==> run a <==
Design gioco, start of the top module:
module gioco(
	i_ani_stb,														 
	i_clk,															 
	i_rst,															 
	i_animate,														 
	i_dx, 															 
	i_sx,																 
	i_start,															 
	o_x1_pal, o_x2_pal,											 
	o_y1_pal, o_y2_pal,
	o_x1_nav, o_x2_nav,											 
	o_y1_nav, o_y2_nav,
	bri1,bri2,bri3,bri4,bri5,bri6,bri7,bri8,bri9,bri10, 
	ok, ko,															 
	ff_life															 
);
Settings: LEC_CHECK=0, ABC_AREA=1, CAP_MARGIN=35, CORE_MARGIN=2, CORE_UTILIZATION=72, CTS_CLUSTER_DIAMETER=228, CTS_CLUSTER_SIZE=73, MIN_ROUTING_LAYER=met1, SLEW_MARGIN=20; clock period 16.5 ns.
run.sh (not shown) runs the stock make flow with config.mk's settings and CLKGATE_MAP_FILE=.
==> run b: changes against run a <==
Settings changed: ABC_AREA 1 to not set, CAP_MARGIN 35 to 20, CORE_UTILIZATION 72 to 40, CTS_CLUSTER_DIAMETER 228 to not set, CTS_CLUSTER_SIZE 73 to not set, MIN_ROUTING_LAYER met1 to not set.
==> flow/constraint.sdc (replaced) <==
create_clock -name core_clock -period 24.0 [get_ports {i_clk}]
set_input_delay 4.8000 -clock core_clock [delete_from_list [all_inputs] [get_ports {i_clk}]]
set_output_delay 4.8000 -clock core_clock [all_outputs]
set_load 0.01 [all_outputs]
==> run c: changes against run a <==
Settings changed: ABC_AREA 1 to not set, CAP_MARGIN 35 to 20, CORE_UTILIZATION 72 to 58, CTS_CLUSTER_DIAMETER 228 to not set, CTS_CLUSTER_SIZE 73 to not set, MIN_ROUTING_LAYER met1 to not set.
==> flow/constraint.sdc (replaced) <==
create_clock -name core_clock -period 14.8 [get_ports {i_clk}]
set_input_delay 2.9600 -clock core_clock [delete_from_list [all_inputs] [get_ports {i_clk}]]
set_output_delay 2.9600 -clock core_clock [all_outputs]
set_load 0.01 [all_outputs]
==> qor.yml <==
ys_sh_simple_pct: 31.0
cts_setup_buffers: 0
postPlaceCellArea_mm2: 0.0152
xor_share_pct: 11.9
cts_resized: 0
area_leaders: "dfxtp_1 11%, ha_1 9.9%, xnor2_1 6.6%, nand2_1 5.6%, nor2_1 5.5%"
ys_types: 107
synth-area-yosys_mm2: 0.0138
yosys_cells: 2002
gp_congestion: 1.02
synth_seq_share_pct: 11.1
ys_sh_mux_pct: 2.52
status: "finished clean"
grtUsageMet1_pct: 39.7
[end of results for run b]
==> qor.yml <==
grtUsageMet1_pct: 55.1
postPlaceCellArea_mm2: 0.0175
status: "failed layout checks"
so_faults: "setup timing"
area_leaders: "dfxtp_1 11%, ha_1 9.9%, xnor2_1 6.6%, nand2_1 5.6%, nor2_1 5.5%"
xor_share_pct: 11.9
crit_top_cell: "ha_4"
dp.cells: 2620
top_area_cell_class: "combinational gates"
synth-area-yosys_mm2: 0.0138
yosys_cells: 2002
ys_types: 107
cts_resized: 18
synth_seq_share_pct: 11.1
ys_sh_mux_pct: 2.52
cts_setup_buffers: 14
ys_sh_simple_pct: 31.0
finalWorstSetupSlack_ns: -1.84
grt_busiest_layer: "met2"
setup_viol: 2
grt_pass1_vias: 16346
[end of results for run c]
==> qor.yml <==
status: "stopped before the end"
lastStage: "global routing (5_1_grt)"
firstError: "[ERROR GRT-0232] Routing congestion too high. Check the congestion heatmap in the GUI."
cts-root-buf: "clkbuf_16"
grt_util_all_layers_pct: 64.1
std_cell_rows: 52
ys_warn_count: 2
synth_seq_share_pct: 10.5
postPlaceCellArea_mm2: 0.0172
cts_resized: 43
xor_share_pct: 6.25
ys_types: 63
gp_congestion: 1.09
ys_sh_mux_pct: 0
cts_setup_buffers: 13
grtUsageMet1_pct: 64.7
synth-area-yosys_mm2: 0.0147
area_leaders: "nand2_1 16%, inv_1 12%, nand3_1 11%, dfxtp_1 11%, ha_1 9.3%"
pre_cts_ws_ns: -1.46
ys_sh_simple_pct: 44.6
clockBufferDepth: 2
[end of results for run a]

* * *

==> run M: inputs <==
Starting RTL as in the previous note.
clock: 13.0 ns
lec_check: 0
abc_area: 1
cap_margin: 20
core_margin: 2
core_utilization: 72
cts_cluster_diameter: 366
cts_cluster_size: 99
gpl_routability_driven: 0
place_density: 0.42
slew_margin: 20
tns_end_percent: 10
==> run C: changes against run M <==
Settings changed: CTS_CLUSTER_DIAMETER 366 to 349, CTS_CLUSTER_SIZE 99 to 21, PLACE_DENSITY 0.42 to default, PLACE_DENSITY_LB_ADDON from default to 0.02, SLEW_MARGIN 20 to 25, TNS_END_PERCENT 10 to default.
==> flow/constraint.sdc (replaced) <==
create_clock -name core_clock -period 10.9 [get_ports {i_clk}]
set_input_delay 2.1800 -clock core_clock [delete_from_list [all_inputs] [get_ports {i_clk}]]
set_output_delay 2.1800 -clock core_clock [all_outputs]
set_load 0.01 [all_outputs]
==> results <==
item                                                                                       run C                           run M
Result of the run                                                      aborted with a tool error       aborted with a tool error
Failing step                                                   detailed placement (3_5_place_dp)  clock tree synthesis (4_1_cts)
Mapped Area                                                                            14700 um2                       14700 um2
Chip area                                                                              21500 um2                       21500 um2
Count of instantiated cells in the yosys netlist                                            2613                            2613
Number of nets at floorplan                                                                 2731                            2731
Synthesized-area fraction occupied by adder cells                                          9.56%                           9.56%
Part of the Yosys area used for sequential elements                                        10.5%                           10.5%
Async set-or-reset flop fraction in the synthesized netlist                                   0%                              0%
Site row count                                                                                52                              52
Count of mapped cells out of synthesis                                                      2613                            2613
Number of flops mapped to enable cells by yosys                                                0                               0
Largest type area fraction                                                                 15.6%                           15.6%
Area inside the core boundary                                                          20100 um2                       20100 um2
Area reported by Yosys stat                                                            14700 um2                       14700 um2
Number of flip-flops and latches in the synthesized netlist                                   77                              77
Share of synthesized cell area in and, or, nand and nor gates                              44.6%                           44.6%
Unique cell type count in the Yosys netlist                                                   63                              63
Core Density at Floorplan                                                                  73.0%                           73.0%
